## design/flow/design.v

```verilog
module Control(
    input  [5:0] opcode,
    output reg RegDst, Branch, MemRead, MemtoReg,
    output reg [1:0] ALUOp,
    output reg MemWrite, ALUSrc, RegWrite
);
    always @(*) begin
        case (opcode)
            6'b000000: begin  
                RegDst   = 1;
                ALUSrc   = 0;
                MemtoReg = 0;
                RegWrite = 1;
                MemRead  = 0;
                MemWrite = 0;
                Branch   = 0;
                ALUOp    = 2'b10;
            end
            6'b100011: begin  
                RegDst   = 0;
                ALUSrc   = 1;
                MemtoReg = 1;
                RegWrite = 1;
                MemRead  = 1;
                MemWrite = 0;
                Branch   = 0;
                ALUOp    = 2'b00;
            end
            6'b101011: begin  
                RegDst   = 0;
                ALUSrc   = 1;
                MemtoReg = 0;
                RegWrite = 0;
                MemRead  = 0;
                MemWrite = 1;
                Branch   = 0;
                ALUOp    = 2'b00;
            end
            6'b000100: begin  
                RegDst   = 0;
                ALUSrc   = 0;
                MemtoReg = 0;
                RegWrite = 0;
                MemRead  = 0;
                MemWrite = 0;
                Branch   = 1;
                ALUOp    = 2'b01;
            end
            default: begin
                RegDst   = 0;
                ALUSrc   = 0;
                MemtoReg = 0;
                RegWrite = 0;
                MemRead  = 0;
                MemWrite = 0;
                Branch   = 0;
                ALUOp    = 2'b00;
            end
        endcase
    end
endmodule
module ALUControl(
    input  [1:0] ALUOp,
    input  [5:0] funct,
    output reg [3:0] ALUControl
);
    always @(*) begin
        casex ({ALUOp, funct})
            8'b10_100000: ALUControl = 4'b0010;  
            8'b10_100010: ALUControl = 4'b0110;  
            8'b10_100100: ALUControl = 4'b0000;  
            8'b10_100101: ALUControl = 4'b0001;  
            8'b10_101010: ALUControl = 4'b0111;  
            8'b00_xxxxxx: ALUControl = 4'b0010;  
            8'b01_xxxxxx: ALUControl = 4'b0110;  
            default:      ALUControl = 4'b0000;
        endcase
    end
endmodule
module ALU(
    input  [31:0] A,
    input  [31:0] B,
    input  [3:0]  ALUControl,
    output reg [31:0] Result,
    output Zero
);
    assign Zero = (Result == 0);
    always @(*) begin
        case (ALUControl)
            4'b0010: Result = A + B;            
            4'b0110: Result = A - B;            
            4'b0000: Result = A & B;            
            4'b0001: Result = A | B;            
            4'b0111: Result = (A < B) ? 1 : 0;  
            default: Result = 0;
        endcase
    end
endmodule
`timescale 1ns / 1ps
module Get_Instruction(
    input  [31:0] instruction,
    output [5:0] opcode,
    output reg [4:0] rs,
    output reg [4:0] rt,
    output reg [4:0] rd,
    output reg [4:0] shamt,
    output reg [5:0] funct,
    output reg [15:0] immediate,
    output reg isRtype,
    output reg isItype
);
assign opcode = instruction[31:26];
always @(*) begin
    if (opcode == 6'b000000) begin 
        isRtype   = 1'b1;
        isItype   = 1'b0;
        rs        = instruction[25:21];
        rt        = instruction[20:16];
        rd        = instruction[15:11];
        shamt     = instruction[10:6];
        funct     = instruction[5:0];
        immediate = 16'b0;
    end else begin
        isRtype   = 1'b0;
        isItype   = 1'b1;
        rs        = instruction[25:21];
        rt        = instruction[20:16];
        immediate = instruction[15:0];
        rd        = 5'b0;
        shamt     = 5'b0;
        funct     = 6'b0;
    end
end
endmodule 
`timescale 1ns / 1ps
module getoperands(
    output [31:0] operand1,
    output [31:0] operand2,
    input  [4:0] rs,
    input  [4:0] rt,
    input  [4:0] rd,
    input  [31:0] write_data,
    input  RegDst,
    input  RegWrite,
    input  ALUSrc,           
    input  clk
);
    reg [31:0] registers [0:31];
    wire [4:0] write_reg = (RegDst == 1) ? rd : rt;
    assign operand1 = (rs == 5'd0) ? 32'd0 : registers[rs];
    assign operand2 = (ALUSrc == 1) ? 32'd0 : ((rt == 5'd0) ? 32'd0 : registers[rt]);
    always @(posedge clk) begin
        if (RegWrite && write_reg != 5'd0)
            registers[write_reg] <= write_data;
    end
endmodule
module branch_datapath (
    input  wire [31:0] PC,
    input  wire [31:0] reg1,
    input  wire [31:0] reg2,
    input  wire [15:0] imm,
    input  wire        Branch,
    output wire [31:0] nextPC,
    output wire        Zero,
    output wire        BranchTaken
);
    wire [31:0] PC_plus4;
    wire [31:0] imm_ext;
    wire [31:0] imm_shift;
    wire [31:0] branch_addr;
    wire [31:0] alu_result;
    assign PC_plus4   = PC + 32'd4;
    assign imm_ext    = {{16{imm[15]}}, imm};
    assign imm_shift  = imm_ext << 2;
    assign branch_addr = PC_plus4 + imm_shift;
    assign alu_result = reg1 - reg2;
    assign Zero       = (alu_result == 32'd0);
    assign BranchTaken = Branch & Zero;
    assign nextPC     = BranchTaken ? branch_addr : PC_plus4;
endmodule
module mips_core (
    input  wire        clk,
    input  wire        reset,
    output wire [31:0] imem_addr,
    input  wire [31:0] imem_data,
    output wire [31:0] dmem_addr,
    output wire [31:0] dmem_wdata,
    output wire        dmem_we,
    output wire        dmem_re,
    input  wire [31:0] dmem_rdata
);
    reg  [31:0] PC;
    wire [31:0] nextPC;
    wire [5:0]  opcode, funct;
    wire [4:0]  rs, rt, rd, shamt;
    wire [15:0] immediate;
    wire        isRtype, isItype;
    wire RegDst, Branch, MemRead, MemtoReg, MemWrite, ALUSrc, RegWrite;
    wire [1:0]  ALUOp;
    wire [3:0]  ALUCtl;
    wire [31:0] reg1, reg2, alu_b, alu_result, write_back;
    wire        alu_zero, br_zero, br_taken;
    always @(posedge clk or posedge reset) begin
        if (reset)
            PC <= 32'b0;
        else
            PC <= nextPC;
    end
    assign imem_addr = PC;
    Get_Instruction GI (
        .instruction(imem_data),
        .opcode(opcode),
        .rs(rs),
        .rt(rt),
        .rd(rd),
        .shamt(shamt),
        .funct(funct),
        .immediate(immediate),
        .isRtype(isRtype),
        .isItype(isItype)
    );
    Control CTRL (
        .opcode(opcode),
        .RegDst(RegDst),
        .Branch(Branch),
        .MemRead(MemRead),
        .MemtoReg(MemtoReg),
        .ALUOp(ALUOp),
        .MemWrite(MemWrite),
        .ALUSrc(ALUSrc),
        .RegWrite(RegWrite)
    );
    ALUControl ALUCTRL (
        .ALUOp(ALUOp),
        .funct(funct),
        .ALUControl(ALUCtl)
    );
    getoperands RF (
        .operand1(reg1),
        .operand2(reg2),
        .rs(rs),
        .rt(rt),
        .rd(rd),
        .write_data(write_back),
        .RegDst(RegDst),
        .RegWrite(RegWrite),
        .ALUSrc(1'b0),
        .clk(clk)
    );
    assign alu_b = ALUSrc ? {{16{immediate[15]}}, immediate} : reg2;
    ALU ALU0 (
        .A(reg1),
        .B(alu_b),
        .ALUControl(ALUCtl),
        .Result(alu_result),
        .Zero(alu_zero)
    );
    branch_datapath BD (
        .PC(PC),
        .reg1(reg1),
        .reg2(reg2),
        .imm(immediate),
        .Branch(Branch),
        .nextPC(nextPC),
        .Zero(br_zero),
        .BranchTaken(br_taken)
    );
    assign dmem_addr  = alu_result;
    assign dmem_wdata = reg2;
    assign dmem_we    = MemWrite;
    assign dmem_re    = MemRead;
    assign write_back = MemtoReg ? dmem_rdata : alu_result;
endmodule
```

## design/flow/run.sh

```bash
#!/bin/bash
# the make line also repeats each setting of config.mk as NAME=value (left out here)
make -C /OpenROAD-flow-scripts/flow DESIGN_CONFIG=/design/flow/config.mk WORK_HOME=/design/flow/orfs CLKGATE_MAP_FILE= finish
```

## design/flow/config.mk

```make
export PLATFORM = sky130hd
export DESIGN_NAME = mips_core
export DESIGN_NICKNAME = mips_core
export VERILOG_FILES = /design/flow/design.v
export SDC_FILE = /design/flow/constraint.sdc
export NUM_CORES = 4
export LEC_CHECK = 0
export CAP_MARGIN = 20
export CORE_MARGIN = 2
export CORE_UTILIZATION = 66
export CTS_CLUSTER_DIAMETER = 380
export CTS_CLUSTER_SIZE = 14
export HOLD_SLACK_MARGIN = 0.24
export PLACE_DENSITY_LB_ADDON = 0.01
export SETUP_SLACK_MARGIN = 1.03
export SLEW_MARGIN = 20
export TNS_END_PERCENT = 5
```

## design/flow/constraint.sdc

```tcl
create_clock -name core_clock -period 5.47 [get_ports {clk}]
set_input_delay 1.0940 -clock core_clock [delete_from_list [all_inputs] [get_ports {clk}]]
set_output_delay 1.0940 -clock core_clock [all_outputs]
set_load 0.01 [all_outputs]
```

==> results of run 1 <==
-- stage by stage --
stage	setup WS [ns]	total power [mW]	hold slack [ns]	cells	utilization, %
after global placement	-2.41	16.2	0.620	5496	77.6
after detailed placement	-2.53	16.4	0.628	5497	77.6
final	-1.98	24.1	0.624	5810	84.7
after floorplan	-1.75	13.2	0.630	3625	-
after global routing	-1.95	24.3	0.645	5794	84.7
after CTS	-1.62	22.7	0.638	5729	82.9
-- area by class of cell --
cell class                      count  area share (%)
Multi-Input combinational cell   2181            36.0
Tap cell                         1155            1.97
Inverter                          157           0.803
Clock inverter                      6           0.145
Antenna cell                       20          0.0682
Clock buffer                      103            3.02
Timing Repair Buffer             1134            15.1
Sequential cell                  1054            42.9
-- repair_timing --
item                                    4_1_cts  5_1_grt
endpoints found under the hold margin         0        0
pin swaps                                   130      116
setup buffers                               103       57
gates cloned                                 20        4
gates resized                               337      222
endpoints found under the setup margin     1068     1105
-- metal layers --
layer | routed length, um | vias to the layer above | part of all wire [%]
li1 | - | 16700 | -
met1 | 69000 | 22500 | 27
met2 | 105000 | 6330 | 41
met3 | 48400 | 2272 | 19
met4 | 30700 | 34 | 12
met5 | 923 | - | 0.36
==> results.py, run 1 <==
# Metrics from the implementation run
metrics = {
    "outcome": {
        "status": "failed layout checks",
        "violations": "setup timing",
    },
    "power": {
        "p_clk_share_pct": 26.1,
        "largestPowerGroup": "registers",
        "seqPwrFrac_pct": 41.0,
        "switching_share_pct": 32.8,
        "cellPowerDensity_nw_per_um2": 329,
        "p_seq_mw": 9.90,
        "peakVddDrop_v": 0.000493,
        "comb_power_mw": 7.94,
        "power_leakage_nw": 26.9,
        "clock_power_mw": 6.29,
        "combPwrFrac_pct": 32.9,
        "p_int_mw": 16.2,
        "switchingPower_mw": 7.91,
    },
    "routing": {
        "drc": 0,
        "vias": 47800,
        "drt-initial-drc-count": 9204,
        "avgViaCountPerCell": 8.24,
        "final_antenna_net_count": 0,
        "dr.pass1.iters": 12,
        "post_drt_wl_per_cell_um": 43.8,
        "drt_wl_total_mm": 254,
    },
    "yosys": {
        "largest_area_cell": "edfxtp_1",
        "ys_top_logic_family": "multiplexers",
        "ys_sh_adder_pct": 3.56,
        "synth_top_flop_cell": "edfxtp_1",
        "top_cell": "edfxtp_1",
        "area_leaders": "edfxtp_1 (53%), mux4_2 (24%), ha_1 (3.5%)",
        "yosys.area.top_type_share_pct": 53.5,
        "ys_sh_simple_pct": 5.77,
        "ys_warn_count": 6,
        "edf_count": 1024,
        "mux_share_pct": 25.9,
        "syn_inst": 3592,
        "synth_chip_area_sq_um": 57500,
        "synth_flop_count": 1054,
        "async_flop_share_pct": 2.85,
        "xor_area_share_pct": 1.06,
        "synth.avg_cell_area_sq_um": 16.0,
        "ys_cells": 3592,
        "ys_seq_share_pct": 54.8,
        "syn-cell-area_sq_um": 57500,
        "ys_sh_aoi_pct": 6.24,
        "synth_cell_types": 80,
        "yosys-top-cells-count": "edfxtp_1 (1024), mux4_2 (614), nor2_1 (188), clkbuf_1 (168), ha_1 (159)",
    },
    "sta": {
        "setup_viol": 927,
        "worst_pin_slew_ns": 1.28,
        "final_hold_viol_count": 0,
        "slew_violations": 0,
        "clock.fmax_ghz": 0.134,
        "relSlewSlack_pct": 12.5,
        "skew_ns": 0.0649,
        "grt_setup_unrepaired": "true",
        "fin_crit_sh_pct": 136,
        "fin_crit_ns": 7.45,
        "fin_ws_ns": -1.98,
        "tns_ns": -561.84,
    },
    "final_layout": {
        "regArea_sq_um": 31500,
        "fin_area_sq_um": 73400,
        "nets": 4841,
        "fillers": 3684,
        "area_growth_pct": 27.6,
        "comb_area_sq_um": 26400,
    },
    "clock_tree": {
        "numCtsBuffers": 85,
        "cts_buffer_depth": 3,
        "path_clk_slew_ns": 0.07,
        "cts_max_level": 3,
        "holdBufCountCts": 0,
        "insertion_delay_ns": 0.74,
        "cts_tree": "yes",
        "cts-root-buf": "clkbuf_16",
        "numClockSinks": 1054,
    },
    "setup_path": {
        "cp.depth": 23,
        "slowest_stage": "mux4_2",
        "reg2reg_slack_ns": -1.34,
        "startpoint_type": "input pin",
        "r2r_cells": 40,
        "crit_family": "AND-OR/OR-AND gates",
        "timing.rr.start": "RF.registers[20][1]$_DFFE_PP_",
        "crit_buf_inv": 6,
        "cp.arrival_ns": 6.36,
        "path_cells": "buf_16, buf_16, buf_16, buf_16, buf_12, mux4_2, mux4_2, nand2b_1, a21o_1, o21ai_0, ha_1, a21o_1, a21o_1, a21o_1, a21oi_1, o21ai_2, a21oi_2, o21ai_2, a221o_1, a21o_1, a211o_1, a31oi_4, buf_2",
        "r2r-end": "PC[12]$_DFF_PP0_",
        "critPathMaxFanout": 8,
        "cp_slowest_stage_delay_ns": 0.62,
        "worst-endpoint-required_ns": 4.38,
        "crit_end": "dmem_addr[31]",
        "crit_path_frequent_cell": "a21o_1",
        "crit_start": "imem_data[16]",
        "cp-end-kind": "primary output",
        "worst-setup-path-type": "in -> out",
    },
    "grt": {
        "use_met2_pct": 77.2,
        "grtUsageMet3_pct": 25.4,
        "grt_busiest_layer": "met2",
        "grt_usage_pct": 53.7,
        "antenna_found_initial": 14,
        "grt_pass1_wl_mm": 336,
        "use_met1_pct": 61.6,
        "grt_pass1_vias": 46600,
        "grt_overflow": 0,
        "grt_max_degree": 40,
    },
    "min_path": {
        "min_to": "PC[31]$_DFF_PP0_",
        "hold_path_class": "reg -> reg",
        "worstHoldStart": "PC[31]$_DFF_PP0_",
        "hold_depth": 2,
    },
    "floorplanning": {
        "initCoreUtil_pct": 66.4,
        "die_area_sq_um": 89500,
        "die_w_um": 299,
        "num_rows": 108,
        "ios": 164,
        "core_sq_um": 86600,
        "die_h_um": 299,
    },
    "placement": {
        "dp_hpwl_mm": 137,
        "place_area_sq_um": 67200,
        "io_buffers": 161,
        "finalWeightedCongestion": 1.02,
    },
    "job": {
        "warnings": 98,
        "cap_violations": 0,
    },
}
==> run 2: changes to the inputs <==
- CORE_UTILIZATION: 66 -> 61
- PLACE_DENSITY: default -> 0.64
- PLACE_DENSITY_LB_ADDON: 0.01 -> default
- TNS_END_PERCENT: 5 -> default
==> run 2 against run 1 <==
Effect of this change:
- largest power group unchanged
- clock skew grew 0.028 ns
- worst setup slack better by 0.13 ns
- critical path depth grew 2
- non-clock buffer count is the same
- the layout still fails its checks (setup timing)
- hold slack improved by 0.0039 ns
==> results.py, run 2 <==
# Metrics from the implementation run
metrics = {
    "clock_tree": {
        "cts_buffer_depth": 3,
        "cts_max_level": 3,
        "insertion_delay_ns": 0.75,
        "holdBufCountCts": 0,
        "cts-root-buf": "clkbuf_16",
        "cts_tree": "yes",
        "numClockSinks": 1054,
        "path_clk_slew_ns": 0.06,
        "numCtsBuffers": 85,
    },
    "final_layout": {
        "regArea_sq_um": 31500,
        "comb_area_sq_um": 26300,
        "fillers": 4841,
        "fin_area_sq_um": 73600,
        "utilization_pct": 78.8,
        "nets": 4843,
        "area_growth_pct": 27.9,
    },
    "sta": {
        "setup_viol": 766,
        "timing.hold.ws_ns": 0.628,
        "skew_ns": 0.0931,
        "final_hold_viol_count": 0,
        "worst_pin_slew_ns": 1.45,
        "fin_crit_ns": 7.32,
        "fin_crit_sh_pct": 134,
        "grt_setup_unrepaired": "true",
        "tns_ns": -477.75,
        "clock.fmax_ghz": 0.137,
        "fin_ws_ns": -1.85,
        "relSlewSlack_pct": 2.65,
        "slew_violations": 0,
    },
    "setup_path": {
        "slowest_stage": "mux4_2",
        "worst-setup-path-type": "in -> out",
        "crit_path_frequent_cell": "buf_16",
        "crit_start": "imem_data[16]",
        "cp.depth": 25,
        "worst-endpoint-required_ns": 4.38,
        "timing.rr.start": "RF.registers[11][0]$_DFFE_PP_",
        "startpoint_type": "input pin",
        "crit_end": "dmem_addr[26]",
        "cp-end-kind": "primary output",
        "cp_slowest_stage_delay_ns": 0.59,
        "r2r-end": "RF.registers[16][26]$_DFFE_PP_",
        "reg2reg_slack_ns": -0.65,
        "r2r_cells": 29,
        "cp.arrival_ns": 6.22,
        "crit_family": "AND-OR/OR-AND gates",
        "crit_buf_inv": 7,
        "critPathMaxFanout": 5,
    },
    "job": {
        "cap_violations": 0,
        "warnings": 101,
    },
    "grt": {
        "grt_max_degree": 37,
        "grt_usage_pct": 47.1,
        "grt_pass1_wl_mm": 323,
        "grt_pass1_vias": 44800,
        "antenna_found_initial": 14,
        "grt_overflow": 0,
    },
    "power": {
        "p_clk_share_pct": 25.9,
        "largestPowerGroup": "registers",
        "combPwrFrac_pct": 32.7,
        "p_int_mw": 16.2,
        "comb_power_mw": 7.81,
        "seqPwrFrac_pct": 41.4,
        "switching_share_pct": 32.2,
        "power_mw": 23.9,
        "clock_power_mw": 6.20,
        "p_seq_mw": 9.89,
        "peakVddDrop_v": 0.000502,
        "power_leakage_nw": 26.8,
        "cellPowerDensity_nw_per_um2": 325,
        "switchingPower_mw": 7.69,
    },
    "placement": {
        "finalWeightedCongestion": 0.989,
        "io_buffers": 161,
        "place_area_sq_um": 67800,
        "dp_hpwl_mm": 137,
    },
    "outcome": {
        "violations": "setup timing",
        "status": "failed layout checks",
    },
    "routing": {
        "dr_wl_met2_mm": 103,
        "dr.pass1.iters": 9,
        "highest_layer": "met5",
        "avgViaCountPerCell": 7.63,
        "drc": 0,
        "post_drt_wl_per_cell_um": 40.0,
        "drt-initial-drc-count": 7874,
        "final_antenna_net_count": 0,
        "wl_met1_mm": 70.9,
        "wl_met3_mm": 41.6,
        "drt_wl_total_mm": 236,
        "vias": 45000,
    },
    "yosys": {
        "ys_warn_count": 6,
        "yosys.area.top_type_share_pct": 53.5,
        "ys_sh_aoi_pct": 6.24,
        "ys_seq_share_pct": 54.8,
        "xor_area_share_pct": 1.06,
        "mux_share_pct": 25.9,
        "largest_area_cell": "edfxtp_1",
        "ys_cells": 3592,
        "synth.avg_cell_area_sq_um": 16.0,
        "top_cell": "edfxtp_1",
        "syn-cell-area_sq_um": 57500,
        "area_leaders": "edfxtp_1 (53%), mux4_2 (24%), ha_1 (3.5%)",
        "synth_chip_area_sq_um": 57500,
        "edf_count": 1024,
        "async_flop_share_pct": 2.85,
        "synth_top_flop_cell": "edfxtp_1",
        "yosys-top-cells-count": "edfxtp_1 (1024), mux4_2 (614), nor2_1 (188), clkbuf_1 (168), ha_1 (159)",
        "synth_cell_types": 80,
        "ys_top_logic_family": "multiplexers",
        "syn_inst": 3592,
        "ys_sh_adder_pct": 3.56,
        "synth_flop_count": 1054,
        "ys_sh_simple_pct": 5.77,
    },
    "floorplanning": {
        "core_sq_um": 93300,
        "initCoreUtil_pct": 61.6,
        "die_area_sq_um": 96700,
        "die_h_um": 311,
        "die_w_um": 311,
        "ios": 164,
        "num_rows": 112,
    },
    "min_path": {
        "min_to": "PC[31]$_DFF_PP0_",
        "hold_path_class": "reg -> reg",
        "hold_depth": 2,
        "worstHoldStart": "PC[31]$_DFF_PP0_",
    },
}
run 2: cell type report:
type	instances	area share [%]
well taps	1254	2.13
clock inverters	7	0.136
diodes	9	0.0306
multi-input cells	2183	35.7
flip-flops and latches	1054	42.8
repair buffers	1134	15.4
clock buffers	104	3.02
inverters	157	0.804
run 2: layer usage:
| layer | global-route usage (%) | vias to the layer above |
|---|---|---|
| li1 | - | 16700 |
| met4 | 29.9 | 16 |
| met1 | 58.0 | 21800 |
| met3 | 18.3 | 1433 |
| met2 | 70.3 | 5142 |
| met5 | 0 | - |
run 2: per-stage QoR:
| step | instances | worst slack (ns) |
|---|---|---|
| 2_1_floorplan | 3625 | -1.75 |
| 3_3_place_gp | 5619 | -2.45 |
| 3_5_place_dp | 5619 | -2.45 |
| 4_1_cts | 5838 | -1.62 |
| 5_1_grt | 5894 | -1.99 |
| 6_report | 5902 | -1.85 |
run 2: timing repair:
action	in CTS	in global routing
endpoints found under the setup margin	1087	1086
hold endpoints to repair	0	0
gates resized	370	117
setup buffers	91	50
pin swaps	109	115
cloned	17	5
==> run 3: changes to the inputs <==
- ABC_AREA: default -> 1
- CELL_PAD_IN_SITES_GLOBAL_PLACEMENT: default -> 1
- CORE_UTILIZATION: 61 -> 64
- CTS_CLUSTER_DIAMETER: 380 -> default
- CTS_CLUSTER_SIZE: 14 -> 53
- HOLD_SLACK_MARGIN: 0.24 -> default
- MAX_ROUTING_LAYER: default -> met5
- MIN_ROUTING_LAYER: default -> met2
- PLACE_DENSITY: 0.64 -> 0.44
- SETUP_SLACK_MARGIN: 1.03 -> default
- SLEW_MARGIN: 20 -> 35
- clock period: 5.47 -> 5.92 ns (I/O delays scaled with it)
==> run 3 against run 2 <==
Effect of this change:
- synthesized cell count increased by 89%
- area after synthesis increased by 5.3%
- the run now fails in detailed placement (3_5_place_dp)
- die size increased by 0.32%
==> results.py, run 3 <==
# Generated from Yosys and OpenROAD reports
metrics = {
    "floorplanning": {
        "core_sq_um": 93500,
        "die_area_sq_um": 97100,
        "num_rows": 112,
        "die_h_um": 312,
        "initCoreUtil_pct": 64.8,
        "ios": 164,
        "die_w_um": 312,
    },
    "yosys": {
        "ys_seq_share_pct": 52.0,
        "ys_sh_simple_pct": 17.4,
        "async_flop_share_pct": 2.85,
        "xor_area_share_pct": 0.767,
        "yosys-top-cells-count": "nor2_1 (1220), o21ai_0 (1132), edfxtp_1 (1024), nand2_1 (752), nand3_1 (424)",
        "ys_top_logic_family": "AND-OR/OR-AND gates",
        "synth_top_flop_cell": "edfxtp_1",
        "ys_sh_adder_pct": 3.39,
        "area_leaders": "edfxtp_1 (51%), o21ai_0 (9.4%), nor2_1 (7.6%)",
        "synth_chip_area_sq_um": 60500,
        "largest_area_cell": "edfxtp_1",
        "ys_cells": 6789,
        "syn-cell-area_sq_um": 60500,
        "synth.avg_cell_area_sq_um": 8.92,
        "syn_inst": 6789,
        "synth_cell_types": 62,
        "synth_flop_count": 1054,
        "top_cell": "nor2_1",
        "ys_warn_count": 6,
        "mux_share_pct": 0,
        "edf_count": 1024,
        "yosys.area.top_type_share_pct": 50.8,
        "ys_sh_aoi_pct": 20.6,
    },
    "placement": {
        "io_buffers": 161,
        "finalWeightedCongestion": 1.28,
    },
    "outcome": {
        "error_line": "[ERROR DPL-0033] detailed placement checks failed during check placement.",
        "status": "stopped before the end",
        "flow.stopped_at": "detailed placement (3_5_place_dp)",
    },
}
run 3: metrics by stage:
stage	hold WS, ns	cells	area, sq um	setup TNS (ns)
2_1_floorplan	0.617	6822	61200	-0.00768
3_3_place_gp	0.597	8700	71100	-31.18
==> run 4: changes to the inputs <==
- ABC_AREA: 1 -> default
- CELL_PAD_IN_SITES_GLOBAL_PLACEMENT: 1 -> default
- CORE_UTILIZATION: 64 -> 13
- CTS_CLUSTER_SIZE: 53 -> default
- MAX_ROUTING_LAYER: met5 -> default
- MIN_ROUTING_LAYER: met2 -> default
- PLACE_DENSITY: 0.44 -> 0.6
- SLEW_MARGIN: 35 -> 20
- clock period: 5.92 -> 11.5 ns (I/O delays scaled with it)
==> run 4 against run 3 <==
Effect of this change:
- now clean on timing, DRC and antenna
- area after synthesis is 5.0% lower
- die size rose to 4.6 times the previous value
- synthesized cell count is 47% lower
==> results.py, run 4 <==
# Metrics from the implementation run
metrics = {
    "outcome": {
        "status": "complete, no violations",
    },
    "setup_path": {
        "crit_family": "AND-OR/OR-AND gates",
        "path_cells": "buf_8, buf_4, mux4_2, mux4_2, nand2b_1, a21o_1, o21ai_0, ha_1, a21oi_1, o21bai_1, a21oi_1, nor2_1, or4_1, o22ai_1, o21ai_1, a21o_1, a21o_1, a21o_1, o21ai_0, a21oi_1, o221ai_1, clkdlybuf4s50_1",
        "crit_path_frequent_cell": "a21o_1",
        "slowest_stage": "clkdlybuf4s50_1",
        "r2r_cells": 22,
        "crit_buf_inv": 3,
        "reg2reg_slack_ns": 4.50,
        "startpoint_type": "input pin",
        "timing.rr.start": "RF.registers[11][0]$_DFFE_PP_",
        "crit_start": "imem_data[17]",
        "cp-end-kind": "primary output",
        "r2r-end": "RF.registers[30][30]$_DFFE_PP_",
        "critPathMaxFanout": 46,
        "cp.depth": 22,
        "worst-setup-path-type": "in -> out",
        "cp.arrival_ns": 8.96,
        "crit_end": "dmem_addr[25]",
        "cp_slowest_stage_delay_ns": 0.89,
        "worst-endpoint-required_ns": 9.20,
    },
    "final_layout": {
        "area_growth_pct": 24.2,
        "final_cell_count_no_fill": 9855,
        "utilization_pct": 16.2,
        "nets": 4077,
    },
    "floorplanning": {
        "num_rows": 244,
        "core_sq_um": 441000,
        "die_w_um": 669,
        "die_area_sq_um": 448000,
        "initCoreUtil_pct": 13.0,
        "die_h_um": 669,
        "ios": 164,
    },
    "placement": {
        "dp_hpwl_mm": 139,
        "finalWeightedCongestion": 0.892,
        "io_buffers": 161,
        "dp_slack_ns": -0.00856,
        "placedCellCount": 9636,
    },
    "yosys": {
        "ys_seq_share_pct": 54.8,
        "largest_area_cell": "edfxtp_1",
        "area_leaders": "edfxtp_1 (53%), mux4_2 (24%), ha_1 (3.5%)",
        "ys_top_logic_family": "multiplexers",
        "ys_cells": 3592,
        "synth_chip_area_sq_um": 57500,
        "yosys.area.top_type_share_pct": 53.5,
        "ys_sh_adder_pct": 3.56,
        "ys_warn_count": 6,
        "xor_area_share_pct": 1.06,
        "yosys-top-cells-count": "edfxtp_1 (1024), mux4_2 (614), nor2_1 (188), clkbuf_1 (168), ha_1 (159)",
        "synth_top_flop_cell": "edfxtp_1",
        "edf_count": 1024,
        "synth_flop_count": 1054,
        "syn-cell-area_sq_um": 57500,
        "ys_sh_simple_pct": 5.77,
        "async_flop_share_pct": 2.85,
        "synth.avg_cell_area_sq_um": 16.0,
        "synth_cell_types": 80,
        "ys_sh_aoi_pct": 6.24,
        "syn_inst": 3592,
        "top_cell": "edfxtp_1",
        "mux_share_pct": 25.9,
    },
    "routing": {
        "drt_wl_total_mm": 208,
        "dr.pass1.iters": 7,
        "drc": 0,
        "vias": 37100,
        "avgViaCountPerCell": 3.76,
        "drt-initial-drc-count": 4233,
        "final_antenna_net_count": 0,
        "post_drt_wl_per_cell_um": 21.1,
    },
    "clock_tree": {
        "insertion_delay_ns": 0.80,
        "cts_buffer_depth": 3,
        "holdBufCountCts": 0,
        "numCtsBuffers": 113,
        "cts_max_level": 3,
        "cts_tree": "yes",
        "path_clk_slew_ns": 0.06,
        "numClockSinks": 1054,
        "cts-root-buf": "clkbuf_16",
    },
    "sta": {
        "timing.hold.ws_ns": 0.690,
        "setup_viol": 0,
        "fin_ws_ns": 0.235,
        "relSlewSlack_pct": 22.6,
        "clock.fmax_ghz": 0.0888,
        "final_hold_viol_count": 0,
        "fin_crit_sh_pct": 98.0,
        "slew_violations": 0,
        "skew_ns": 0.0646,
        "worst_pin_slew_ns": 1.16,
        "grt_setup_unrepaired": "false",
        "fin_crit_ns": 11.26,
    },
    "power": {
        "comb_power_mw": 2.45,
        "clock_power_mw": 3.70,
        "cellPowerDensity_nw_per_um2": 152,
        "peakVddDrop_v": 0.000128,
        "power_leakage_nw": 22.6,
        "p_int_mw": 7.67,
        "seqPwrFrac_pct": 43.4,
        "p_seq_mw": 4.71,
        "switching_share_pct": 29.3,
        "largestPowerGroup": "registers",
        "combPwrFrac_pct": 22.5,
        "switchingPower_mw": 3.19,
        "p_clk_share_pct": 34.1,
        "power_mw": 10.9,
    },
    "job": {
        "cap_violations": 0,
        "warnings": 94,
    },
    "grt": {
        "grt_pass1_vias": 37800,
        "grt_max_degree": 61,
        "grt_pass1_wl_mm": 290,
        "grt_overflow": 0,
        "antenna_found_initial": 18,
        "grt_usage_pct": 9.04,
    },
    "min_path": {
        "min_to": "PC[2]$_DFF_PP0_",
        "hold_path_class": "reg -> reg",
        "worstHoldStart": "PC[2]$_DFF_PP0_",
        "hold_depth": 2,
    },
}
## run 4: cell type report
cell class	instances	area (sq um)
multi-input combinational	2181	25000
timing repair buffer	342	3240
clock buffer	135	2930
tap	5904	7390
antenna	7	17.5
fill	47800	370000
clock inverter	75	808
sequential	1054	31500
inverter	157	589
## run 4: through the flow
step | area, sq um | setup TNS (ns)
floorplan | 57600 | 0
finish | 71400 | 0
global route | 71400 | 0
CTS | 71300 | 0
detailed placement | 67600 | -0.00856
global placement | 67500 | -0.140
## run 4: repair_timing
action / 4_1_cts / 5_1_grt
setup endpoints to repair: 1 / 8
setup buffers: 0 / 0
pin swaps: 0 / 0
hold endpoints to repair: 0 / 0
resized: 1 / 7
## run 4: layer usage
metal	routed length [um]	vias up	track usage [%]
met1	73500	19500	10.1
met4	11400	6	4.71
li1	-	15200	-
met2	107000	1926	16.2
met3	16100	481	1.66
met5	24	-	0
==> run 5: changes to the inputs <==
- CORE_UTILIZATION: 13 -> 61
- CTS_CLUSTER_SIZE: default -> 58
- PLACE_DENSITY: 0.6 -> default
- SETUP_SLACK_MARGIN: default -> 1.3
- clock period: 11.5 -> 5.48 ns (I/O delays scaled with it)
==> run 5 against run 4 <==
Effect of this change:
- the layout now fails its checks (setup timing)
- hold slack worse by 0.081 ns
- first-iteration DRC count up 66%
- clock power up 100%
- critical path depth up 1
- via count up 18%
- combinational power rose to 3.1 times the previous value
- worst setup slack worse by 2.0 ns
- core utilization up 63 points
- area after synthesis unchanged
- critical endpoint is now dmem_addr[31]
==> results.py, run 5 <==
# Metrics from the implementation run
metrics = {
    "outcome": {
        "status": "failed layout checks",
        "violations": "setup timing",
    },
    "routing": {
        "avgViaCountPerCell": 7.30,
        "post_drt_wl_per_cell_um": 37.0,
        "dr.pass1.iters": 6,
        "final_antenna_net_count": 0,
        "drc": 0,
        "vias": 43600,
        "drt-initial-drc-count": 7029,
        "drt_wl_total_mm": 221,
    },
    "final_layout": {
        "regArea_sq_um": 31500,
        "final_cell_count_no_fill": 5972,
        "comb_area_sq_um": 26200,
        "area_growth_pct": 28.9,
        "fillers": 4924,
        "nets": 4853,
    },
    "sta": {
        "setup_viol": 734,
        "grt_setup_unrepaired": "true",
        "fin_crit_ns": 7.20,
        "fin_crit_sh_pct": 131,
        "slew_violations": 0,
        "timing.hold.ws_ns": 0.609,
        "fin_ws_ns": -1.72,
        "worst_pin_slew_ns": 1.19,
        "relSlewSlack_pct": 20.5,
        "skew_ns": 0.0873,
        "final_hold_viol_count": 0,
        "tns_ns": -355.02,
        "clock.fmax_ghz": 0.139,
    },
    "clock_tree": {
        "path_clk_slew_ns": 0.06,
        "cts_max_level": 3,
        "cts_tree": "yes",
        "numClockSinks": 1054,
        "cts-root-buf": "clkbuf_16",
        "cts_buffer_depth": 3,
        "numCtsBuffers": 105,
        "holdBufCountCts": 0,
        "insertion_delay_ns": 0.74,
    },
    "floorplanning": {
        "die_w_um": 311,
        "die_h_um": 311,
        "num_rows": 112,
        "core_sq_um": 93300,
        "initCoreUtil_pct": 61.6,
        "ios": 164,
        "die_area_sq_um": 96700,
    },
    "grt": {
        "grt_max_degree": 49,
        "grt_usage_pct": 45.0,
        "grt_pass1_wl_mm": 311,
        "grt_pass1_vias": 44000,
        "grt_overflow": 0,
        "antenna_found_initial": 10,
    },
    "setup_path": {
        "path_cells": "buf_16, buf_12, buf_16, buf_12, buf_16, mux4_2, mux4_2, nand2b_1, a21o_1, o21ai_1, ha_1, a21o_1, a21o_1, a21o_1, a21oi_2, o21ai_2, a21oi_1, o21ai_1, a221o_1, a21o_1, a211o_1, a31oi_4, buf_2",
        "crit_start": "imem_data[16]",
        "startpoint_type": "input pin",
        "crit_path_frequent_cell": "a21o_1",
        "cp.depth": 23,
        "timing.rr.start": "RF.registers[15][3]$_DFFE_PP_",
        "crit_buf_inv": 6,
        "crit_end": "dmem_addr[31]",
        "worst-endpoint-required_ns": 4.38,
        "r2r-end": "RF.registers[20][26]$_DFFE_PP_",
        "cp.arrival_ns": 6.10,
        "cp_slowest_stage_delay_ns": 0.54,
        "r2r_cells": 26,
        "slowest_stage": "mux4_2",
        "crit_family": "AND-OR/OR-AND gates",
        "critPathMaxFanout": 14,
        "reg2reg_slack_ns": -0.50,
        "worst-setup-path-type": "in -> out",
        "cp-end-kind": "primary output",
    },
    "min_path": {
        "min_to": "PC[31]$_DFF_PP0_",
        "worstHoldStart": "PC[31]$_DFF_PP0_",
        "hold_depth": 2,
        "hold_path_class": "reg -> reg",
    },
    "placement": {
        "dp_hpwl_mm": 135,
        "finalWeightedCongestion": 0.967,
        "dp_slack_ns": -2.46,
        "placedCellCount": 5649,
        "io_buffers": 161,
    },
    "yosys": {
        "ys_sh_simple_pct": 5.77,
        "syn_inst": 3592,
        "synth_cell_types": 80,
        "ys_warn_count": 6,
        "edf_count": 1024,
        "area_leaders": "edfxtp_1 (53%), mux4_2 (24%), ha_1 (3.5%)",
        "yosys.area.top_type_share_pct": 53.5,
        "synth_flop_count": 1054,
        "ys_sh_adder_pct": 3.56,
        "synth.avg_cell_area_sq_um": 16.0,
        "ys_cells": 3592,
        "synth_top_flop_cell": "edfxtp_1",
        "mux_share_pct": 25.9,
        "largest_area_cell": "edfxtp_1",
        "top_cell": "edfxtp_1",
        "ys_seq_share_pct": 54.8,
        "xor_area_share_pct": 1.06,
        "yosys-top-cells-count": "edfxtp_1 (1024), mux4_2 (614), nor2_1 (188), clkbuf_1 (168), ha_1 (159)",
        "synth_chip_area_sq_um": 57500,
        "async_flop_share_pct": 2.85,
        "ys_top_logic_family": "multiplexers",
        "syn-cell-area_sq_um": 57500,
        "ys_sh_aoi_pct": 6.24,
    },
    "power": {
        "p_clk_share_pct": 30.3,
        "comb_power_mw": 7.55,
        "p_int_mw": 17.4,
        "power_leakage_nw": 27.2,
        "cellPowerDensity_nw_per_um2": 337,
        "p_seq_mw": 9.88,
        "largestPowerGroup": "registers",
        "peakVddDrop_v": 0.000455,
        "switching_share_pct": 30.5,
        "switchingPower_mw": 7.64,
        "seqPwrFrac_pct": 39.5,
        "clock_power_mw": 7.57,
        "combPwrFrac_pct": 30.2,
    },
    "job": {
        "warnings": 99,
        "cap_violations": 0,
    },
}
## run 5: layer usage
metal	up-vias	GRT usage (%)	share of wire (%)
met2	4323	67.3	45
li1	16700	-	-
met1	21500	57.7	31
met5	-	0.0988	0.033
met4	12	27.6	7.7
met3	1037	14.7	16
## run 5: what timing repair did
| item | in CTS | in global routing |
|---|---|---|
| gates resized | 337 | 111 |
| buffers inserted | 59 | 37 |
| pin swaps | 112 | 90 |
| endpoints found under the setup margin | 1119 | 1266 |
| gates cloned | 16 | 11 |
## run 5: layout make-up
cell class | instances | share of cell area (%)
repair buffers | 1119 | 14.6
flip-flops and latches | 1054 | 42.5
multi-input cells | 2188 | 35.3
clock buffers | 136 | 3.76
clock inverters | 59 | 0.905
diodes | 5 | 0.0169
well taps | 1254 | 2.12
inverters | 157 | 0.795
## run 5: per-stage QoR
step	power, mW	utilization, %	cell area (sq um)
floorplan	13.1	-	58200
global placement	16.3	72.7	67900
CTS	24.1	78.4	73200
global route	25.5	79.4	74100
detailed placement	16.5	72.7	67900
finish	25.0	79.4	74100
==> run 6: changes to the inputs <==
- CORE_ASPECT_RATIO: default -> 0.55
- CORE_UTILIZATION: 61 -> 65
- PLACE_DENSITY_LB_ADDON: default -> 0.0
==> run 6 against run 5 <==
Effect of this change:
- the layout still fails its checks (setup timing)
- core utilization is 5.2 points higher
- hold slack better by 0.0011 ns
- power is 1.8% higher
- cell area is 0.48% lower
- global-route usage is 10 points higher
- non-clock buffer count is 23 lower
- cell count is 1.7% lower
- clock skew is 0.026 ns lower
- critical path depth is 6 higher
- synthesized cell count stayed put
==> results.py, run 6 <==
# Metrics from the implementation run
metrics = {
    "final_layout": {
        "nets": 4813,
        "area_growth_pct": 28.3,
        "fillers": 3819,
    },
    "sta": {
        "setup_viol": 895,
        "fin_crit_ns": 7.69,
        "fin_crit_sh_pct": 140,
        "tns_ns": -640.92,
        "skew_ns": 0.0615,
        "timing.hold.ws_ns": 0.610,
        "clock.fmax_ghz": 0.130,
        "final_hold_viol_count": 0,
        "relSlewSlack_pct": 16.1,
        "worst_pin_slew_ns": 1.25,
        "slew_violations": 0,
        "grt_setup_unrepaired": "true",
        "fin_ws_ns": -2.21,
    },
    "setup_path": {
        "worst-endpoint-required_ns": 4.38,
        "r2r-end": "PC[21]$_DFF_PP0_",
        "reg2reg_slack_ns": -0.99,
        "startpoint_type": "input pin",
        "timing.rr.start": "RF.registers[18][7]$_DFFE_PP_",
        "critPathMaxFanout": 8,
        "crit_path_frequent_cell": "buf_6",
        "cp.depth": 29,
        "crit_start": "imem_data[16]",
        "cp.arrival_ns": 6.60,
        "slowest_stage": "a2111oi_4",
        "crit_family": "AND-OR/OR-AND gates",
        "crit_end": "dmem_addr[31]",
        "cp_slowest_stage_delay_ns": 0.42,
        "crit_buf_inv": 10,
        "worst-setup-path-type": "in -> out",
        "r2r_cells": 24,
        "cp-end-kind": "primary output",
    },
    "outcome": {
        "violations": "setup timing",
        "status": "failed layout checks",
    },
    "power": {
        "power_mw": 25.4,
        "cellPowerDensity_nw_per_um2": 345,
        "largestPowerGroup": "registers",
        "switching_share_pct": 32.7,
        "p_seq_mw": 9.88,
        "power_leakage_nw": 27.0,
        "peakVddDrop_v": 0.000391,
        "p_clk_share_pct": 29.9,
        "p_int_mw": 17.1,
        "seqPwrFrac_pct": 38.9,
        "comb_power_mw": 7.96,
        "switchingPower_mw": 8.32,
        "combPwrFrac_pct": 31.3,
        "clock_power_mw": 7.60,
    },
    "min_path": {
        "min_to": "PC[31]$_DFF_PP0_",
        "hold_depth": 2,
        "hold_path_class": "reg -> reg",
        "worstHoldStart": "PC[31]$_DFF_PP0_",
    },
    "yosys": {
        "xor_area_share_pct": 1.06,
        "syn_inst": 3592,
        "ys_top_logic_family": "multiplexers",
        "yosys-top-cells-count": "edfxtp_1 (1024), mux4_2 (614), nor2_1 (188), clkbuf_1 (168), ha_1 (159)",
        "top_cell": "edfxtp_1",
        "synth_chip_area_sq_um": 57500,
        "area_leaders": "edfxtp_1 (53%), mux4_2 (24%), ha_1 (3.5%)",
        "mux_share_pct": 25.9,
        "ys_seq_share_pct": 54.8,
        "synth_cell_types": 80,
        "async_flop_share_pct": 2.85,
        "largest_area_cell": "edfxtp_1",
        "ys_sh_simple_pct": 5.77,
        "synth_top_flop_cell": "edfxtp_1",
        "edf_count": 1024,
        "ys_warn_count": 6,
        "synth.avg_cell_area_sq_um": 16.0,
        "ys_sh_adder_pct": 3.56,
        "syn-cell-area_sq_um": 57500,
        "yosys.area.top_type_share_pct": 53.5,
        "ys_cells": 3592,
        "synth_flop_count": 1054,
        "ys_sh_aoi_pct": 6.24,
    },
    "grt": {
        "grt_usage_pct": 55.3,
        "grt_pass1_wl_mm": 348,
        "grt_pass1_vias": 46800,
        "antenna_found_initial": 17,
        "grt_max_degree": 55,
        "grt_overflow": 0,
    },
    "placement": {
        "dp_slack_ns": -2.63,
        "finalWeightedCongestion": 1.03,
        "dp_hpwl_mm": 151,
        "io_buffers": 161,
    },
    "clock_tree": {
        "numCtsBuffers": 93,
        "cts_max_level": 3,
        "cts_buffer_depth": 3,
        "cts_tree": "yes",
        "path_clk_slew_ns": 0.07,
        "numClockSinks": 1054,
        "insertion_delay_ns": 0.77,
        "cts-root-buf": "clkbuf_16",
    },
    "job": {
        "cap_violations": 0,
        "warnings": 97,
    },
    "floorplanning": {
        "die_w_um": 405,
        "die_area_sq_um": 91000,
        "ios": 164,
        "initCoreUtil_pct": 66.0,
        "die_h_um": 225,
        "core_sq_um": 87200,
        "num_rows": 80,
    },
    "routing": {
        "vias": 48400,
        "post_drt_wl_per_cell_um": 44.0,
        "drc": 0,
        "avgViaCountPerCell": 8.24,
        "drt-initial-drc-count": 10800,
        "final_antenna_net_count": 0,
        "dr.pass1.iters": 22,
        "drt_wl_total_mm": 259,
    },
}
## run 6: what timing repair did
action | in CTS | in global routing
gates cloned | 13 | 8
hold buffers | 0 | 0
pin swaps | 119 | 103
gates resized | 338 | 138
setup endpoints to repair | 1119 | 1119
buffers inserted | 86 | 40
## run 6: cell type report
| class | instances | area (sq um) | share of cell area (%) |
|---|---|---|---|
| well taps | 1189 | 1490 | 2.02 |
| clock inverters | 60 | 772 | 1.05 |
| repair buffers | 1096 | 10700 | 14.5 |
| multi-input cells | 2183 | 26200 | 35.6 |
| clock buffers | 110 | 2400 | 3.26 |
| diodes | 23 | 57.6 | 0.0780 |
| flip-flops and latches | 1054 | 31500 | 42.7 |
| inverters | 157 | 589 | 0.799 |
## run 6: metrics by stage
step                cell area, sq um  util, %  cells
global route                   73700     84.6   5855
CTS                            72600     83.3   5801
global placement               67400     77.3   5532
detailed placement             67400     77.3   5532
finish                         73800     84.6   5872
floorplan                      58200        -   3625
## run 6: routing by layer
metal	vias to the layer above	part of all wire [%]	global-route usage, %
met5	-	0.42	5.21
met4	26	9.8	35.1
met3	2179	21	32.8
met2	6557	40	74.9
met1	22900	29	67.1
li1	16700	-	-
==> run 7: changes to the inputs <==
- CORE_ASPECT_RATIO: 0.55 -> 0.72
- CORE_UTILIZATION: 65 -> 72
- CTS_CLUSTER_SIZE: 58 -> 57
- PLACE_DENSITY_LB_ADDON: 0.0 -> 0.04
- SETUP_SLACK_MARGIN: 1.3 -> 0.42
- clock period: 5.48 -> 7.71 ns (I/O delays scaled with it)
==> run 7 against run 6 <==
Effect of this change:
- synthesized cell count is the same
- area after synthesis is the same
- the run now fails in clock tree synthesis (4_1_cts)
- die size is 9.7% lower
==> results.py, run 7 <==
# Generated from Yosys and OpenROAD reports
metrics = {
    "yosys": {
        "yosys.area.top_type_share_pct": 53.5,
        "area_leaders": "edfxtp_1 (53%), mux4_2 (24%), ha_1 (3.5%)",
        "edf_count": 1024,
        "ys_sh_simple_pct": 5.77,
        "ys_top_logic_family": "multiplexers",
        "synth_cell_types": 80,
        "synth_flop_count": 1054,
        "synth_top_flop_cell": "edfxtp_1",
        "synth_chip_area_sq_um": 57500,
        "largest_area_cell": "edfxtp_1",
        "top_cell": "edfxtp_1",
        "ys_warn_count": 6,
        "xor_area_share_pct": 1.06,
        "syn_inst": 3592,
        "ys_seq_share_pct": 54.8,
        "ys_cells": 3592,
        "mux_share_pct": 25.9,
        "async_flop_share_pct": 2.85,
        "ys_sh_adder_pct": 3.56,
        "syn-cell-area_sq_um": 57500,
        "synth.avg_cell_area_sq_um": 16.0,
        "yosys-top-cells-count": "edfxtp_1 (1024), mux4_2 (614), nor2_1 (188), clkbuf_1 (168), ha_1 (159)",
        "ys_sh_aoi_pct": 6.24,
    },
    "outcome": {
        "status": "stopped before the end",
        "flow.stopped_at": "clock tree synthesis (4_1_cts)",
        "error_line": "[ERROR DPL-0033] detailed placement checks failed during check placement.",
    },
    "placement": {
        "placedCellCount": 5193,
        "finalWeightedCongestion": 0.990,
        "io_buffers": 161,
        "dp_hpwl_mm": 141,
    },
    "floorplanning": {
        "die_h_um": 244,
        "ios": 164,
        "die_w_um": 337,
        "core_sq_um": 78700,
        "initCoreUtil_pct": 73.1,
        "die_area_sq_um": 82200,
        "num_rows": 87,
    },
}
-- run 7: through the flow --
step	TNS [ns]	setup slack (ns)	utilization [%]	area [sq um]	hold slack [ns]
3_5_place_dp	-38.64	-1.27	82.7	65100	0.592
3_3_place_gp	-28.31	-1.17	82.7	65100	0.595
2_1_floorplan	-3.21	-0.453	-	58300	0.630
==> run 8: changes to the inputs <==
- ABC_AREA: default -> 0
- CORE_ASPECT_RATIO: 0.72 -> default
- CTS_CLUSTER_DIAMETER: default -> 356
- CTS_CLUSTER_SIZE: 57 -> 32
- HOLD_SLACK_MARGIN: default -> -0.08
- PLACE_DENSITY: default -> 0.44
- PLACE_DENSITY_LB_ADDON: 0.04 -> default
- SETUP_SLACK_MARGIN: 0.42 -> 0.6
- clock period: 7.71 -> 4.18 ns (I/O delays scaled with it)
==> run 8 against run 7 <==
Effect of this change:
- the flow again stops in clock tree synthesis (4_1_cts)
- die size hardly changed
- synthesized cell count unchanged
- area after synthesis is the same
==> results.py, run 8 <==
# Generated from Yosys and OpenROAD reports
metrics = {
    "yosys": {
        "edf_count": 1024,
        "yosys-top-cells-count": "edfxtp_1 (1024), mux4_2 (614), nor2_1 (188), clkbuf_1 (168), ha_1 (159)",
        "async_flop_share_pct": 2.85,
        "ys_seq_share_pct": 54.8,
        "xor_area_share_pct": 1.06,
        "synth_top_flop_cell": "edfxtp_1",
        "ys_top_logic_family": "multiplexers",
        "syn_inst": 3592,
        "largest_area_cell": "edfxtp_1",
        "synth_cell_types": 80,
        "top_cell": "edfxtp_1",
        "synth.avg_cell_area_sq_um": 16.0,
        "ys_sh_adder_pct": 3.56,
        "yosys.area.top_type_share_pct": 53.5,
        "ys_sh_simple_pct": 5.77,
        "synth_flop_count": 1054,
        "area_leaders": "edfxtp_1 (53%), mux4_2 (24%), ha_1 (3.5%)",
        "mux_share_pct": 25.9,
        "syn-cell-area_sq_um": 57500,
        "ys_sh_aoi_pct": 6.24,
        "synth_chip_area_sq_um": 57500,
        "ys_cells": 3592,
        "ys_warn_count": 6,
    },
    "floorplanning": {
        "ios": 164,
        "initCoreUtil_pct": 72.8,
        "die_h_um": 287,
        "core_sq_um": 79000,
        "die_w_um": 287,
        "die_area_sq_um": 82100,
        "num_rows": 103,
    },
    "placement": {
        "dp_hpwl_mm": 158,
        "dp_slack_ns": -3.40,
        "io_buffers": 161,
        "placedCellCount": 5447,
        "finalWeightedCongestion": 1.03,
        "place_area_sq_um": 68200,
    },
    "outcome": {
        "status": "stopped before the end",
        "error_line": "[ERROR DPL-0033] detailed placement checks failed during check placement.",
        "flow.stopped_at": "clock tree synthesis (4_1_cts)",
    },
}
==> run 9: changes to the inputs <==
- CAP_MARGIN: 20 -> 40
- CELL_PAD_IN_SITES_DETAIL_PLACEMENT: default -> 1
- CELL_PAD_IN_SITES_GLOBAL_PLACEMENT: default -> 2
- CORE_ASPECT_RATIO: default -> 0.72
- CORE_MARGIN: 2 -> 5
- CORE_UTILIZATION: 72 -> 27
- CTS_CLUSTER_DIAMETER: 356 -> default
- CTS_CLUSTER_SIZE: 32 -> default
- GPL_ROUTABILITY_DRIVEN: default -> 1
- HOLD_SLACK_MARGIN: -0.08 -> default
- MAX_ROUTING_LAYER: default -> met5
- MIN_ROUTING_LAYER: default -> met2
- PLACE_DENSITY: 0.44 -> default
- PLACE_DENSITY_LB_ADDON: default -> 0.12
- SETUP_SLACK_MARGIN: 0.6 -> default
- clock period: 4.18 -> 9.0 ns (I/O delays scaled with it)
==> run 9 against run 8 <==
Effect of this change:
- now fails the layout checks on setup timing
- die size increased to 2.7 times the previous value
- synthesized cell count unchanged
- area after synthesis unchanged
==> results.py, run 9 <==
# Metrics from the implementation run
metrics = {
    "setup_path": {
        "critPathMaxFanout": 6,
        "worst-endpoint-required_ns": 7.20,
        "crit_path_frequent_cell": "buf_4",
        "cp.depth": 28,
        "crit_family": "AND-OR/OR-AND gates",
        "worst-setup-path-type": "in -> out",
        "cp_slowest_stage_delay_ns": 0.49,
        "crit_buf_inv": 11,
        "cp-end-kind": "primary output",
        "startpoint_type": "input pin",
        "slowest_stage": "mux4_2",
        "r2r_cells": 27,
        "r2r-end": "RF.registers[24][20]$_DFFE_PP_",
        "cp.arrival_ns": 7.27,
        "crit_start": "imem_data[16]",
        "timing.rr.start": "RF.registers[15][0]$_DFFE_PP_",
        "crit_end": "dmem_addr[31]",
        "reg2reg_slack_ns": 2.69,
    },
    "power": {
        "p_int_mw": 10.3,
        "p_clk_share_pct": 32.5,
        "switchingPower_mw": 4.73,
        "peakVddDrop_v": 0.000165,
        "largestPowerGroup": "registers",
        "clock_power_mw": 4.88,
        "power_mw": 15.0,
        "switching_share_pct": 31.4,
        "p_seq_mw": 6.03,
        "cellPowerDensity_nw_per_um2": 204,
        "comb_power_mw": 4.13,
        "seqPwrFrac_pct": 40.1,
        "power_leakage_nw": 25.9,
        "combPwrFrac_pct": 27.5,
    },
    "sta": {
        "final_hold_viol_count": 0,
        "skew_ns": 0.101,
        "slew_violations": 0,
        "relSlewSlack_pct": 41.8,
        "grt_setup_unrepaired": "true",
        "setup_viol": 3,
        "fin_ws_ns": -0.0673,
        "fin_crit_sh_pct": 101,
        "worst_pin_slew_ns": 0.873,
        "clock.fmax_ghz": 0.110,
        "fin_crit_ns": 9.07,
    },
    "floorplanning": {
        "ios": 164,
        "die_area_sq_um": 222000,
        "num_rows": 143,
        "die_w_um": 554,
        "die_h_um": 402,
        "core_sq_um": 211000,
        "initCoreUtil_pct": 27.2,
    },
    "final_layout": {
        "regArea_sq_um": 31500,
        "utilization_pct": 34.9,
        "nets": 4599,
        "area_growth_pct": 28.3,
        "fillers": 21600,
        "comb_area_sq_um": 25600,
        "final_cell_count_no_fill": 7307,
    },
    "routing": {
        "post_drt_wl_per_cell_um": 32.8,
        "avgViaCountPerCell": 6.93,
        "dr.pass1.iters": 6,
        "drt_wl_total_mm": 239,
        "drt-initial-drc-count": 6119,
        "final_antenna_net_count": 0,
        "vias": 50600,
        "drc": 0,
    },
    "clock_tree": {
        "cts_tree": "yes",
        "cts_buffer_depth": 3,
        "numCtsBuffers": 112,
        "path_clk_slew_ns": 0.06,
        "holdBufCountCts": 0,
        "insertion_delay_ns": 0.79,
        "cts-root-buf": "clkbuf_16",
        "numClockSinks": 1054,
        "cts_max_level": 3,
    },
    "yosys": {
        "yosys-top-cells-count": "edfxtp_1 (1024), mux4_2 (614), nor2_1 (188), clkbuf_1 (168), ha_1 (159)",
        "edf_count": 1024,
        "ys_cells": 3592,
        "ys_sh_simple_pct": 5.77,
        "synth_flop_count": 1054,
        "async_flop_share_pct": 2.85,
        "ys_sh_aoi_pct": 6.24,
        "synth.avg_cell_area_sq_um": 16.0,
        "synth_cell_types": 80,
        "largest_area_cell": "edfxtp_1",
        "synth_top_flop_cell": "edfxtp_1",
        "top_cell": "edfxtp_1",
        "syn_inst": 3592,
        "ys_sh_adder_pct": 3.56,
        "area_leaders": "edfxtp_1 (53%), mux4_2 (24%), ha_1 (3.5%)",
        "syn-cell-area_sq_um": 57500,
        "xor_area_share_pct": 1.06,
        "ys_seq_share_pct": 54.8,
        "ys_top_logic_family": "multiplexers",
        "yosys.area.top_type_share_pct": 53.5,
        "synth_chip_area_sq_um": 57500,
        "mux_share_pct": 25.9,
        "ys_warn_count": 6,
    },
    "min_path": {
        "worstHoldStart": "PC[31]$_DFF_PP0_",
        "min_to": "PC[31]$_DFF_PP0_",
        "hold_path_class": "reg -> reg",
        "hold_depth": 2,
    },
    "job": {
        "warnings": 96,
        "cap_violations": 0,
    },
    "grt": {
        "antenna_found_initial": 1,
        "grt_pass1_wl_mm": 331,
        "grt_overflow": 0,
        "grt_usage_pct": 31.2,
        "grt_max_degree": 49,
        "grt_pass1_vias": 60600,
    },
    "outcome": {
        "status": "failed layout checks",
        "violations": "setup timing",
    },
    "placement": {
        "finalWeightedCongestion": 0.948,
        "dp_hpwl_mm": 158,
        "placedCellCount": 6972,
        "io_buffers": 161,
    },
}
run 9: layout make-up:
type | instances | area share (%)
flip-flops and latches | 1054 | 42.7
diodes | 13 | 0.0441
repair buffers | 865 | 11.9
inverters | 157 | 0.799
multi-input cells | 2181 | 34.8
clock buffers | 127 | 3.88
well taps | 2827 | 4.80
clock inverters | 83 | 1.14
run 9: metrics by stage:
| stage | setup slack [ns] | hold slack (ns) | instance area, sq um | setup TNS (ns) |
|---|---|---|---|---|
| after floorplan | 0.0112 | 0.630 | 57800 | 0 |
| after global placement | -0.933 | 0.594 | 67100 | -15.21 |
| after detailed placement | -1.01 | 0.602 | 67700 | -13.59 |
| after CTS | -0.0749 | 0.615 | 72600 | -0.0791 |
| after global routing | -0.168 | 0.632 | 73700 | -0.912 |
| final | -0.0673 | 0.607 | 73800 | -0.101 |
run 9: layer usage:
layer	vias to the layer above	wire [um]	share of wire [%]	global-route usage, %
li1	16200	-	-	-
met2	16400	113000	47	33.9
met4	98	10600	4.4	3.53
met3	981	113000	47	47.5
met5	-	3430	1.4	10.5
met1	17000	0	0	-
run 9: repair_timing:
action | in CTS | in global routing
setup buffers | 41 | 54
pin swaps | 50 | 75
setup endpoints to repair | 22 | 22
endpoints found under the hold margin | 0 | 0
resized | 143 | 155
cloned | 10 | 4
==> run 10: changes to the inputs <==
- ABC_AREA: 0 -> default
- CAP_MARGIN: 40 -> 20
- CELL_PAD_IN_SITES_DETAIL_PLACEMENT: 1 -> default
- CELL_PAD_IN_SITES_GLOBAL_PLACEMENT: 2 -> default
- CORE_ASPECT_RATIO: 0.72 -> default
- CORE_MARGIN: 5 -> 2
- CORE_UTILIZATION: 27 -> 40
- GPL_ROUTABILITY_DRIVEN: 1 -> default
- MAX_ROUTING_LAYER: met5 -> met4
- MIN_ROUTING_LAYER: met2 -> default
- PLACE_DENSITY_LB_ADDON: 0.12 -> default
- TNS_END_PERCENT: default -> 85
- clock period: 9.0 -> 10.0 ns (I/O delays scaled with it)
==> run 10 against run 9 <==
Effect of this change:
- core utilization is 12 points higher
- now clean on timing, DRC and antenna
- sequential share of layout area is 4.0 points higher
- synthesized cell count stayed put
- clock power is 16% lower
- largest cell class unchanged
- via count is 26% lower
- combinational power is about 30% lower
- count of clock-buffer cells in the layout is 13 higher
- register-to-register slack better by 0.95 ns
- cell area is 8.7% lower
- die size is 34% lower
- critical endpoint is now dmem_addr[26]
- worst setup slack better by 0.26 ns
==> results.py, run 10 <==
# Metrics from the implementation run
metrics = {
    "routing": {
        "drt-initial-drc-count": 4868,
        "avgViaCountPerCell": 6.27,
        "wl_met3_mm": 18.3,
        "drt_wl_total_mm": 190,
        "post_drt_wl_per_cell_um": 31.8,
        "vias": 37400,
        "drc": 0,
        "highest_layer": "met4",
        "dr.pass1.iters": 5,
        "final_antenna_net_count": 0,
        "dr_wl_met2_mm": 85.4,
        "wl_met1_mm": 77.5,
    },
    "placement": {
        "io_buffers": 161,
        "placedCellCount": 5737,
        "finalWeightedCongestion": 0.966,
        "dp_hpwl_mm": 121,
        "place_area_sq_um": 63500,
    },
    "final_layout": {
        "nets": 4189,
        "utilization_pct": 47.1,
        "area_growth_pct": 17.2,
        "final_cell_count_no_fill": 5962,
        "fin_area_sq_um": 67400,
    },
    "yosys": {
        "ys_seq_share_pct": 54.8,
        "largest_area_cell": "edfxtp_1",
        "syn_inst": 3592,
        "synth_top_flop_cell": "edfxtp_1",
        "ys_sh_adder_pct": 3.56,
        "ys_sh_aoi_pct": 6.24,
        "edf_count": 1024,
        "yosys-top-cells-count": "edfxtp_1 (1024), mux4_2 (614), nor2_1 (188), clkbuf_1 (168), ha_1 (159)",
        "async_flop_share_pct": 2.85,
        "synth_cell_types": 80,
        "syn-cell-area_sq_um": 57500,
        "synth_flop_count": 1054,
        "synth_chip_area_sq_um": 57500,
        "xor_area_share_pct": 1.06,
        "ys_warn_count": 6,
        "mux_share_pct": 25.9,
        "ys_sh_simple_pct": 5.77,
        "ys_top_logic_family": "multiplexers",
        "synth.avg_cell_area_sq_um": 16.0,
        "top_cell": "edfxtp_1",
        "ys_cells": 3592,
        "area_leaders": "edfxtp_1 (53%), mux4_2 (24%), ha_1 (3.5%)",
        "yosys.area.top_type_share_pct": 53.5,
    },
    "setup_path": {
        "crit_end": "dmem_addr[26]",
        "crit_path_frequent_cell": "buf_4",
        "crit_start": "imem_data[16]",
        "r2r_cells": 25,
        "reg2reg_slack_ns": 3.64,
        "worst-setup-path-type": "in -> out",
        "startpoint_type": "input pin",
        "cp.depth": 26,
        "timing.rr.start": "RF.registers[27][0]$_DFFE_PP_",
        "critPathMaxFanout": 13,
        "crit_buf_inv": 8,
        "cp_slowest_stage_delay_ns": 0.53,
        "slowest_stage": "clkdlybuf4s50_1",
        "r2r-end": "RF.registers[21][0]$_DFFE_PP_",
        "cp-end-kind": "primary output",
        "crit_family": "AND-OR/OR-AND gates",
        "cp.arrival_ns": 7.80,
        "worst-endpoint-required_ns": 8.00,
    },
    "job": {
        "warnings": 96,
        "cap_violations": 0,
    },
    "floorplanning": {
        "core_sq_um": 143000,
        "die_w_um": 383,
        "initCoreUtil_pct": 40.2,
        "die_area_sq_um": 147000,
        "ios": 164,
        "num_rows": 139,
        "die_h_um": 383,
    },
    "grt": {
        "grt_usage_pct": 26.4,
        "grt_overflow": 0,
        "antenna_found_initial": 3,
        "grt_pass1_wl_mm": 268,
        "grt_max_degree": 81,
        "grt_pass1_vias": 36900,
    },
    "clock_tree": {
        "path_clk_slew_ns": 0.06,
        "cts_tree": "yes",
        "numCtsBuffers": 113,
        "cts_max_level": 3,
        "numClockSinks": 1054,
        "insertion_delay_ns": 0.77,
        "cts_buffer_depth": 3,
        "cts-root-buf": "clkbuf_16",
        "holdBufCountCts": 0,
    },
    "sta": {
        "fin_crit_ns": 9.80,
        "grt_setup_unrepaired": "true",
        "relSlewSlack_pct": 22.5,
        "slew_violations": 0,
        "timing.hold.ws_ns": 0.651,
        "fin_crit_sh_pct": 98.0,
        "worst_pin_slew_ns": 1.16,
        "skew_ns": 0.0473,
        "final_hold_viol_count": 0,
        "clock.fmax_ghz": 0.102,
        "setup_viol": 0,
    },
    "power": {
        "clock_power_mw": 4.12,
        "switchingPower_mw": 3.58,
        "comb_power_mw": 2.88,
        "power_leakage_nw": 23.1,
        "largestPowerGroup": "registers",
        "combPwrFrac_pct": 23.2,
        "seqPwrFrac_pct": 43.7,
        "switching_share_pct": 28.8,
        "p_clk_share_pct": 33.2,
        "peakVddDrop_v": 0.000152,
        "p_seq_mw": 5.42,
        "cellPowerDensity_nw_per_um2": 184,
        "p_int_mw": 8.84,
    },
    "outcome": {
        "status": "complete, no violations",
    },
    "min_path": {
        "min_to": "PC[31]$_DFF_PP0_",
        "hold_depth": 2,
        "hold_path_class": "reg -> reg",
        "worstHoldStart": "PC[31]$_DFF_PP0_",
    },
}
[run 10: layout make-up]
cell class | count | area (sq um)
diodes | 2 | 5.00
inverters | 157 | 589
well taps | 1903 | 2380
clock buffers | 140 | 2950
multi-input cells | 2181 | 25000
flip-flops and latches | 1054 | 31500
repair buffers | 454 | 4350
fillers | 12200 | 75800
clock inverters | 71 | 643
[run 10: metrics by stage]
step / power (mW) / worst slack (ns) / setup TNS, ns
2_1_floorplan: 7.15 / -0.00547 / -0.00547
3_3_place_gp: 8.33 / -0.272 / -0.622
3_5_place_dp: 8.34 / -0.310 / -0.721
4_1_cts: 12.4 / 0.00432 / 0
5_1_grt: 12.8 / -0.00457 / -0.00581
6_report: 12.4 / 0.196 / 0
[run 10: routing by layer]
metal / global-route usage, % / up-vias
met5: - / -
met4: 10.5 / 0
met3: 5.16 / 389
met2: 38.9 / 2024
met1: 36.3 / 19600
li1: - / 15400
[run 10: timing repair]
action                     in CTS  in global routing
pin swaps                       0                  4
cloned                          0                  4
resized                         7                 22
buffers inserted                0                  7
setup endpoints to repair       5                 10
No activity file was given, so power comes from the tool's default toggle rates.
